==> inputs of branch sierra <==
## cpu_8bit
module cpu_8bit (
    input wire clk,
    input wire reset,
    input wire [7:0] data_in,
    output wire [7:0] data_out,
    output wire [7:0] address,
    output wire mem_write
);
Settings: LEC_CHECK=0, ABC_AREA=1, CAP_MARGIN=20, CORE_MARGIN=2, CORE_UTILIZATION=68, CTS_CLUSTER_DIAMETER=129, CTS_CLUSTER_SIZE=16, GPL_TIMING_DRIVEN=1, MIN_ROUTING_LAYER=met1, SETUP_SLACK_MARGIN=-0.18, SLEW_MARGIN=20; clock period 2.19 ns.
run.sh (not shown) runs the stock make flow with config.mk's settings and CLKGATE_MAP_FILE=.
==> inputs of branch amber, as changes to branch sierra <==
- ABC_AREA: 1 -> not set
- CORE_UTILIZATION: 68 -> 72
- CTS_CLUSTER_DIAMETER: 129 -> not set
- CTS_CLUSTER_SIZE: 16 -> not set
- GPL_TIMING_DRIVEN: 1 -> not set
- MIN_ROUTING_LAYER: met1 -> not set
- PLACE_DENSITY: not set -> 0.65
- SETUP_SLACK_MARGIN: -0.18 -> not set
==> flow/constraint.sdc (replaced) <==
create_clock -name core_clock -period 3.33 [get_ports {clk}]
set_input_delay 0.6660 -clock core_clock [delete_from_list [all_inputs] [get_ports {clk}]]
set_output_delay 0.6660 -clock core_clock [all_outputs]
set_load 0.01 [all_outputs]
==> inputs of branch juniper, as changes to branch sierra <==
- ABC_AREA: 1 -> not set
- CORE_UTILIZATION: 68 -> 40
- CTS_CLUSTER_DIAMETER: 129 -> not set
- CTS_CLUSTER_SIZE: 16 -> not set
- GPL_TIMING_DRIVEN: 1 -> not set
- MIN_ROUTING_LAYER: met1 -> not set
- SETUP_SLACK_MARGIN: -0.18 -> not set
==> flow/constraint.sdc (replaced) <==
create_clock -name core_clock -period 3.24 [get_ports {clk}]
set_input_delay 0.6480 -clock core_clock [delete_from_list [all_inputs] [get_ports {clk}]]
set_output_delay 0.6480 -clock core_clock [all_outputs]
set_load 0.01 [all_outputs]
==> qor summary <==
quantity                                                   branch sierra           branch juniper             branch amber
Count of warning messages emitted by the tools                        30                       27                       29
Switching power total                                            2.91 mW                  1.45 mW                  1.49 mW
Post-detailed-route wirelength per cell                          21.3 um                  16.7 um                  19.8 um
Run status                                      finished with violations  complete, no violations  complete, no violations
Reasons for failing layout checks                   negative setup slack                        -                        -
Critical Path AT                                                 2640 ps                  2120 ps                  3080 ps
Clock buffers                                                          5                        5                        6
End point of the critical path                      dp.carry$_DFFE_PP0P_               address[1]     dp.carry$_DFFE_PP0P_
Number of well taps                                                   50                       96                       48
Mean post-synth cell area                                       6.99 um2                 9.56 um2                 9.56 um2
Clock tree skew after final layout                               15.8 ps                  5.02 ps                  6.86 ps
CP peak stage delay                                               430 ps                   490 ps                   490 ps
Stages on the worst setup path                                        16                        5                       10
Final Instance Area                                          0.00364 mm2              0.00333 mm2              0.00329 mm2
Pre-CTS setup slack                                              -686 ps                   169 ps                   102 ps
Power Clock                                                     0.658 mW                 0.330 mW                 0.390 mW
Type of element capturing the critical path                         flop           primary output                     flop
GRT met1 Usage                                                     53.6%                    29.6%                    49.7%
# placed instances                                                   502                      421                      372
Syn Inst Count                                                       397                      299                      299


==> inputs of run a <==
Starting RTL as in the previous note.
export LEC_CHECK = 0
export ABC_AREA = 1
export CAP_MARGIN = 20
export CORE_MARGIN = 2
export CORE_UTILIZATION = 70
export CTS_CLUSTER_DIAMETER = 249
export CTS_CLUSTER_SIZE = 35
export GPL_TIMING_DRIVEN = 1
export MIN_ROUTING_LAYER = met1
export PLACE_DENSITY_LB_ADDON = 0.02
export SETUP_SLACK_MARGIN = 0.3
export SLEW_MARGIN = 20
create_clock -name core_clock -period 1.09 [get_ports {clk}]
==> inputs of run b, as changes to run a <==
--- a/flow/config.mk
+++ b/flow/config.mk
@@ -9,10 +9,8 @@
 export CAP_MARGIN = 20
 export CORE_MARGIN = 2
-export CORE_UTILIZATION = 70
-export CTS_CLUSTER_DIAMETER = 249
-export CTS_CLUSTER_SIZE = 35
+export CORE_UTILIZATION = 20
+export CTS_CLUSTER_SIZE = 16
 export GPL_TIMING_DRIVEN = 1
 export MIN_ROUTING_LAYER = met1
-export PLACE_DENSITY_LB_ADDON = 0.02
-export SETUP_SLACK_MARGIN = 0.3
+export SETUP_SLACK_MARGIN = -0.25
 export SLEW_MARGIN = 20
==> flow/constraint.sdc (replaced) <==
create_clock -name core_clock -period 2.49 [get_ports {clk}]
set_input_delay 0.4980 -clock core_clock [delete_from_list [all_inputs] [get_ports {clk}]]
set_output_delay 0.4980 -clock core_clock [all_outputs]
set_load 0.01 [all_outputs]
==> results <==
metric	run b	run a
Placeable core region	13720 um^2	3744 um^2
Post-synthesis cell type with the largest instance count	nand2_1	nand2_1
Global placer's final weighted congestion	0.9173	1.015
Run status	finished with violations	did not finish
Failing step	-	detailed placement
Violated checks	setup timing	-
Area fraction in compound gates	0.1055	0.1055
Die outline height	121.8 um	66.95 um
Num rows	43	22
Multiplexer share of the synthesized area	0.01218	0.01218
Chip area in the Yosys report	2774 um^2	2774 um^2
Init Core Util	0.2022	0.7410
Chip area	14830 um^2	4482 um^2
Die x size	121.8 um	66.95 um
Yosys Instances	397	397


==> maple <==
Starting RTL as in the previous note.
==> flow/config.mk <==
export PLATFORM = sky130hd
export DESIGN_NAME = cpu_8bit
export DESIGN_NICKNAME = cpu_8bit
export VERILOG_FILES = /design/flow/design.v
export SDC_FILE = /design/flow/constraint.sdc
export NUM_CORES = 4
export LEC_CHECK = 0
export ABC_AREA = 1
export CAP_MARGIN = 20
export CORE_MARGIN = 2
export CORE_UTILIZATION = 56
export CTS_CLUSTER_DIAMETER = 331
export CTS_CLUSTER_SIZE = 16
export GPL_TIMING_DRIVEN = 1
export MIN_ROUTING_LAYER = met1
export SETUP_SLACK_MARGIN = -0.25
export SLEW_MARGIN = 20
export TNS_END_PERCENT = 5
==> flow/constraint.sdc <==
create_clock -name core_clock -period 2.49 [get_ports {clk}]
set_input_delay 0.4980 -clock core_clock [delete_from_list [all_inputs] [get_ports {clk}]]
set_output_delay 0.4980 -clock core_clock [all_outputs]
set_load 0.01 [all_outputs]
==> inputs of indigo, as changes to maple <==
CORE_UTILIZATION = 70   (was 56)
CTS_CLUSTER_DIAMETER = 191   (was 331)
CTS_CLUSTER_SIZE = 35   (was 16)
PLACE_DENSITY_LB_ADDON = 0.02   (was default)
SETUP_SLACK_MARGIN = 0.31   (was -0.25)
==> flow/constraint.sdc (replaced) <==
create_clock -name core_clock -period 1.09 [get_ports {clk}]
set_input_delay 0.2180 -clock core_clock [delete_from_list [all_inputs] [get_ports {clk}]]
set_output_delay 0.2180 -clock core_clock [all_outputs]
set_load 0.01 [all_outputs]
==> inputs of cedar, as changes to maple <==
ABC_AREA = default   (was 1)
CORE_UTILIZATION = 40   (was 56)
CTS_CLUSTER_DIAMETER = default   (was 331)
CTS_CLUSTER_SIZE = default   (was 16)
GPL_TIMING_DRIVEN = default   (was 1)
MIN_ROUTING_LAYER = default   (was met1)
SETUP_SLACK_MARGIN = default   (was -0.25)
TNS_END_PERCENT = default   (was 5)
==> flow/constraint.sdc (replaced) <==
create_clock -name core_clock -period 4.0 [get_ports {clk}]
set_input_delay 0.8000 -clock core_clock [delete_from_list [all_inputs] [get_ports {clk}]]
set_output_delay 0.8000 -clock core_clock [all_outputs]
set_load 0.01 [all_outputs]
==> results <==
                                                                    cedar              indigo            maple
Detailed Place HPWL                                                 5210 um                   -          5250 um
AO/OA Area Share                                                      0.176               0.106            0.106
Proportion of cell area spent on the clock network                   0.0367                   -           0.0335
Number of clock buffers in the layout                                     6                   -                5
Element type at the critical path end                        primary output                   -        flip-flop
Met1 layer usage reported by global route                             0.296                   -            0.404
Overall die area                                                 7840 sq um          4480 sq um       5530 sq um
Via count of the first global-routing pass                             2263                   -             2475
Hold Path Origin                                                  dp.mdr[0]                   -        dp.mdr[2]
Area reported by Yosys stat                                      2860 sq um          2770 sq um       2770 sq um
Area of all sequential standard cells                            1000 sq um                   -       1000 sq um
Average via count per standard cell                                    5.58                   -             5.27
Most area-hungry cell class in the final design                 logic gates                   -      logic gates
Status                                              complete, no violations      did not finish  failed layout checks
Last stage reached                                                        -  detailed placement                -
Layout check failures                                                     -                   -     setup timing
Post-route clock period utilization                                   0.803                   -             1.04
CTS tree                                                              built                   -            built
Dpl ws                                                               531 ps                   -          -424 ps
Power is estimated from default activity; no workload was simulated.
